Design div_avalon, start of the top module:
module div_avalon
	#(
		parameter W     = 32,
				  CBIT  = 6		 
	 )
	(
		input wire clk, reset,
		input wire [2:0] div_address,
		input wire div_chipselect,
		input wire div_write,
		input wire [W-1:0] div_writedata,
		output wire [W-1:0] div_readdata,
		output wire div_irq,
		output wire div_rdy
	);
clock: 3.06 ns
lec_check: 0
abc_area: 0
cap_margin: 20
cell_pad_in_sites_detail_placement: 1
core_aspect_ratio: 1.25
core_margin: 2
core_utilization: 29
gpl_routability_driven: 1
place_density_lb_addon: 0.09
setup_slack_margin: 0.83
slew_margin: 20
tns_end_percent: 50
run.sh (not shown) runs the stock make flow with config.mk's settings and CLKGATE_MAP_FILE=.
The first run completed without violations.
Rerun with:
- ABC_AREA: 0 -> 1
- CELL_PAD_IN_SITES_GLOBAL_PLACEMENT: unset -> 3
- CORE_MARGIN: 2 -> 7
- CTS_CLUSTER_SIZE: unset -> 89
- GPL_TIMING_DRIVEN: unset -> 0
- MAX_ROUTING_LAYER: unset -> met5
After rerunning: Wire length is higher by well over a third; total power rises by a quarter to a third; utilization decreases by 0.54 points; synthesized cell count grows by well over a third; non-clock buffer count is lower by 22; via count goes up by a quarter to a third; worst setup slack is better by 0.48 ns; die area rises by about a fifth; global-route usage grows by 1.7 points; register-to-register slack improves by 0.50 ns.
Rerun with:
- ABC_AREA: 1 -> unset
- CELL_PAD_IN_SITES_DETAIL_PLACEMENT: 1 -> unset
- CELL_PAD_IN_SITES_GLOBAL_PLACEMENT: 3 -> unset
- CORE_ASPECT_RATIO: 1.25 -> unset
- CORE_MARGIN: 7 -> 2
- CORE_UTILIZATION: 29 -> 65
- CTS_CLUSTER_SIZE: 89 -> unset
- GPL_ROUTABILITY_DRIVEN: 1 -> unset
- GPL_TIMING_DRIVEN: 0 -> unset
- MAX_ROUTING_LAYER: met5 -> unset
- PLACE_DENSITY_LB_ADDON: 0.09 -> unset
- SETUP_SLACK_MARGIN: 0.83 -> unset
- TNS_END_PERCENT: 50 -> unset
- clock period: 3.06 -> 3.35 ns (I/O delays scaled with it)
=>
- The new run completed without violations
- design area came out lower by 20%
- synthesized cell count came out lower by 39%
- register-to-register slack loses 0.54 ns
- setup slack loses 0.54 ns
- routed wire length came out lower by 36%
Rerun with:
- CORE_UTILIZATION: 65 -> 40
- clock period: 3.35 -> 4.13 ns (I/O delays scaled with it)
Final area decreases by 1.7%.
Count of clock-buffer cells in the layout went up by 5.
Register-to-register slack gets better by 0.64 ns.
Worst hold slack gets worse by 0.011 ns.
Global-route usage falls by 14 points.
Rerun with:
- CORE_UTILIZATION: 40 -> 57
- clock period: 4.13 -> 2.65 ns (I/O delays scaled with it)
Effect: With this change the flow reached the layout checks and failed them: negative setup slack; global-route usage rose by 14 points; power rose by well over a third; cell count grows by a little under a tenth; synthesized area stays the same; combinational power grows to 2.8 times its value; count of clock-buffer cells in the layout goes down by 4; worst hold slack gains 0.012 ns; cell area rose by about a fifth; sequential share of layout area falls by 6.3 points; wire length rose by well over a third; sequential power grows by well over a third.
Rerun with:
- CORE_UTILIZATION: 57 -> 40
- clock period: 2.65 -> 5.0 ns (I/O delays scaled with it)
What happened: With this change the flow finished clean; non-clock buffer count went down by 201; critical path depth falls by 7; worst hold slack got worse by 0.0074 ns; global-route usage is lower by 14 points; setup slack improved by 1.3 ns.

div_avalon again, from the RTL that the note above started with.
// div_avalon
module div_avalon
	#(
		parameter W     = 32,
				  CBIT  = 6		 
	 )
	(
		input wire clk, reset,
		input wire [2:0] div_address,
		input wire div_chipselect,
		input wire div_write,
		input wire [W-1:0] div_writedata,
		output wire [W-1:0] div_readdata,
		output wire div_irq,
		output wire div_rdy
	);
make LEC_CHECK=0 ABC_AREA=1 CAP_MARGIN=20 CORE_MARGIN=2 CORE_UTILIZATION=68 CTS_CLUSTER_SIZE=36 HOLD_SLACK_MARGIN=0.29 PLACE_DENSITY=0.64 SETUP_SLACK_MARGIN=0.69 SLEW_MARGIN=20 finish   # period 2.32 ns
The baseline ended with an error in 5_1_grt on DPL-0038.
==> next run, changes <==
- ABC_AREA: 1 -> unset
- CTS_CLUSTER_DIAMETER: unset -> 217
- CTS_CLUSTER_SIZE: 36 -> 100
- HOLD_SLACK_MARGIN: 0.29 -> unset
- PLACE_DENSITY: 0.64 -> unset
- SETUP_SLACK_MARGIN: 0.69 -> unset
- clock period: 2.32 -> 5.0 ns (I/O delays scaled with it)
Effect: The new run went through all stages and came out clean. Die size falls by roughly a tenth. Synthesized cell count drops by well over a third. Area after synthesis decreases by roughly a tenth.
==> next run, changes <==
- CORE_UTILIZATION: 68 -> 40
- CTS_CLUSTER_DIAMETER: 217 -> 364
- CTS_CLUSTER_SIZE: 100 -> unset
- PLACE_DENSITY_LB_ADDON: unset -> 0.09
Effect: The changed run completed with no timing, DRC or antenna violations. Routed wire length shrinks by roughly a tenth. Die area grows by well over a third. Clock-buffer cell count shrinks by 1. Sequential power stays flat. Register-to-register slack improved by 0.17 ns. Clock power is about the same. Setup slack improved by 0.11 ns. Global-route usage shrinks by 17 points. Cell area grows slightly. Total power shrinks by a few percent. Flip-flop count is unchanged.
==> next run, changes <==
- CTS_CLUSTER_DIAMETER: 364 -> 333
- CTS_CLUSTER_SIZE: unset -> 100
- HOLD_SLACK_MARGIN: unset -> -0.05
- PLACE_DENSITY_LB_ADDON: 0.09 -> unset
- SETUP_SLACK_MARGIN: unset -> 1.05
- TNS_END_PERCENT: unset -> 15
After rerunning:
- via count goes up slightly
- worst setup slack is better by 0.43 ns
- cell area goes up slightly
- total power goes up slightly
- clock-buffer cell count goes up by 7
- cell count stays flat
- non-clock buffer count goes up by 2
- wire length goes up slightly

div_avalon again, from the RTL that the note above started with.
==> flow/config.mk <==
export PLATFORM = sky130hd
export DESIGN_NAME = div_avalon
export DESIGN_NICKNAME = div_avalon
export VERILOG_FILES = /design/flow/design.v
export SDC_FILE = /design/flow/constraint.sdc
export NUM_CORES = 4
export LEC_CHECK = 0
export CAP_MARGIN = 20
export CORE_MARGIN = 2
export CORE_UTILIZATION = 72
export MAX_ROUTING_LAYER = met4
export SETUP_SLACK_MARGIN = 0.63
export SLEW_MARGIN = 20
export TNS_END_PERCENT = 5
==> flow/constraint.sdc <==
create_clock -name core_clock -period 2.39 [get_ports {clk}]
set_input_delay 0.4780 -clock core_clock [delete_from_list [all_inputs] [get_ports {clk}]]
set_output_delay 0.4780 -clock core_clock [all_outputs]
set_load 0.01 [all_outputs]
The starting point failed in clock tree synthesis (4_1_cts) on DPL-0038.
Next try:
ABC_AREA = 1   (was unset)
CTS_CLUSTER_DIAMETER = 225   (was unset)
CTS_CLUSTER_SIZE = 100   (was unset)
MAX_ROUTING_LAYER = unset   (was met4)
SETUP_SLACK_MARGIN = unset   (was 0.63)
TNS_END_PERCENT = unset   (was 5)
clock period = 2.51 ns   (was 2.39 ns; I/O delays follow)
With this change the flow reached the layout checks and failed them: setup timing.
Synthesized cell count went up by 64%.
Area after synthesis rises by 10%.
Die area went up by 10%.

div_avalon again, from the RTL that the note above started with.
clock: 7.31 ns
lec_check: 0
cap_margin: 25
cell_pad_in_sites_global_placement: 3
core_margin: 2
core_utilization: 40
cts_cluster_diameter: 364
cts_cluster_size: 87
gpl_routability_driven: 0
gpl_timing_driven: 0
max_routing_layer: met4
place_density_lb_addon: 0.1
slew_margin: 20
tns_end_percent: 55
The first run completed with no timing, DRC or antenna violations.
Change:
==> flow/config.mk (replaced) <==
export PLATFORM = sky130hd
export DESIGN_NAME = div_avalon
export DESIGN_NICKNAME = div_avalon
export VERILOG_FILES = /design/flow/design.v
export SDC_FILE = /design/flow/constraint.sdc
export NUM_CORES = 4
export LEC_CHECK = 0
export CAP_MARGIN = 20
export CORE_MARGIN = 2
export CORE_UTILIZATION = 20
export SLEW_MARGIN = 20
==> flow/constraint.sdc (replaced) <==
create_clock -name core_clock -period 4.13 [get_ports {clk}]
set_input_delay 0.8260 -clock core_clock [delete_from_list [all_inputs] [get_ports {clk}]]
set_output_delay 0.8260 -clock core_clock [all_outputs]
set_load 0.01 [all_outputs]
Result: Hold slack gains 0.11 ns. Global-route usage is lower by 11 points. Worst setup slack loses 1.2 ns.
Change:
--- a/flow/config.mk
+++ b/flow/config.mk
@@ -8,4 +8,6 @@
 export CAP_MARGIN = 20
 export CORE_MARGIN = 2
-export CORE_UTILIZATION = 20
+export CORE_UTILIZATION = 72
+export CTS_CLUSTER_SIZE = 36
+export PLACE_DENSITY = 0.64
 export SLEW_MARGIN = 20
==> flow/constraint.sdc (replaced) <==
create_clock -name core_clock -period 3.12 [get_ports {clk}]
set_input_delay 0.6240 -clock core_clock [delete_from_list [all_inputs] [get_ports {clk}]]
set_output_delay 0.6240 -clock core_clock [all_outputs]
set_load 0.01 [all_outputs]
With this change the flow finished with setup timing left.
Die size fell by 71%.
Synthesized cell count stays the same.
Worst setup slack loses 0.70 ns.
Sequential power went up by 35%.
Power goes up by about 50%.
Register-to-register slack gets worse by 0.88 ns.
Global-route usage is higher by 30 points.

Starting RTL as in the previous note.
clock: 3.35 ns
lec_check: 0
cap_margin: 20
core_margin: 2
core_utilization: 68
cts_cluster_size: 25
setup_slack_margin: 0.87
slew_margin: 20
The starting point ran to the end with no violations.
Next try:
CORE_UTILIZATION = 70   (was 68)
SETUP_SLACK_MARGIN = 0.96   (was 0.87)
Outcome:
- The new run did not get past global routing, error GRT-0232
- area after synthesis is unchanged
- die area came out lower by 2.8%
- synthesized cell count is unchanged

Starting RTL as in the previous note.
// div_avalon
module div_avalon
	#(
		parameter W     = 32,
				  CBIT  = 6		 
	 )
	(
		input wire clk, reset,
		input wire [2:0] div_address,
		input wire div_chipselect,
		input wire div_write,
		input wire [W-1:0] div_writedata,
		output wire [W-1:0] div_readdata,
		output wire div_irq,
		output wire div_rdy
	);
clock: 3.2 ns
lec_check: 0
abc_area: 1
cap_margin: 20
core_margin: 2
core_utilization: 72
cts_cluster_size: 51
hold_slack_margin: 0.29
place_density_lb_addon: 0.15
slew_margin: 20
Edit:
--- a/flow/config.mk
+++ b/flow/config.mk
@@ -10,6 +10,5 @@
 export CORE_MARGIN = 2
 export CORE_UTILIZATION = 72
-export CTS_CLUSTER_SIZE = 51
-export HOLD_SLACK_MARGIN = 0.29
-export PLACE_DENSITY_LB_ADDON = 0.15
+export CTS_CLUSTER_DIAMETER = 400
+export PLACE_DENSITY = 0.77
 export SLEW_MARGIN = 20
==> flow/constraint.sdc (replaced) <==
create_clock -name core_clock -period 2.51 [get_ports {clk}]
set_input_delay 0.5020 -clock core_clock [delete_from_list [all_inputs] [get_ports {clk}]]
set_output_delay 0.5020 -clock core_clock [all_outputs]
set_load 0.01 [all_outputs]
The new run finished but fails on setup timing.
Routed wire length increases by 40%.
Design area came out higher by 6.8%.
Flip-flop count is unchanged.
Combinational power is higher by 66%.
Non-clock buffer count goes up by 37.
Die area stays the same.
Edit:
--- a/flow/config.mk
+++ b/flow/config.mk
@@ -10,5 +10,7 @@
 export CORE_MARGIN = 2
 export CORE_UTILIZATION = 72
-export CTS_CLUSTER_DIAMETER = 400
-export PLACE_DENSITY = 0.77
+export CTS_CLUSTER_DIAMETER = 225
+export CTS_CLUSTER_SIZE = 100
+export HOLD_SLACK_MARGIN = 0.28
+export SETUP_SLACK_MARGIN = 0.45
 export SLEW_MARGIN = 20
What happened:
- The new run never finished: it broke off in 5_1_grt (DPL-0038)
- area after synthesis stays the same
- synthesized cell count stays the same
- die area is unchanged
Edit:
==> flow/config.mk (replaced) <==
export PLATFORM = sky130hd
export DESIGN_NAME = div_avalon
export DESIGN_NICKNAME = div_avalon
export VERILOG_FILES = /design/flow/design.v
export SDC_FILE = /design/flow/constraint.sdc
export NUM_CORES = 4
export LEC_CHECK = 0
export CAP_MARGIN = 20
export CORE_MARGIN = 2
export CORE_UTILIZATION = 72
export HOLD_SLACK_MARGIN = 0.29
export SLEW_MARGIN = 20
==> flow/constraint.sdc (replaced) <==
create_clock -name core_clock -period 3.2 [get_ports {clk}]
set_input_delay 0.6400 -clock core_clock [delete_from_list [all_inputs] [get_ports {clk}]]
set_output_delay 0.6400 -clock core_clock [all_outputs]
set_load 0.01 [all_outputs]
The changed run finished but failed the layout checks on setup timing.
Synthesized area falls by roughly a tenth.
Die area shrinks by roughly a tenth.
Synthesized cell count shrinks by well over a third.
No activity file was given, so power comes from the tool's default toggle rates.
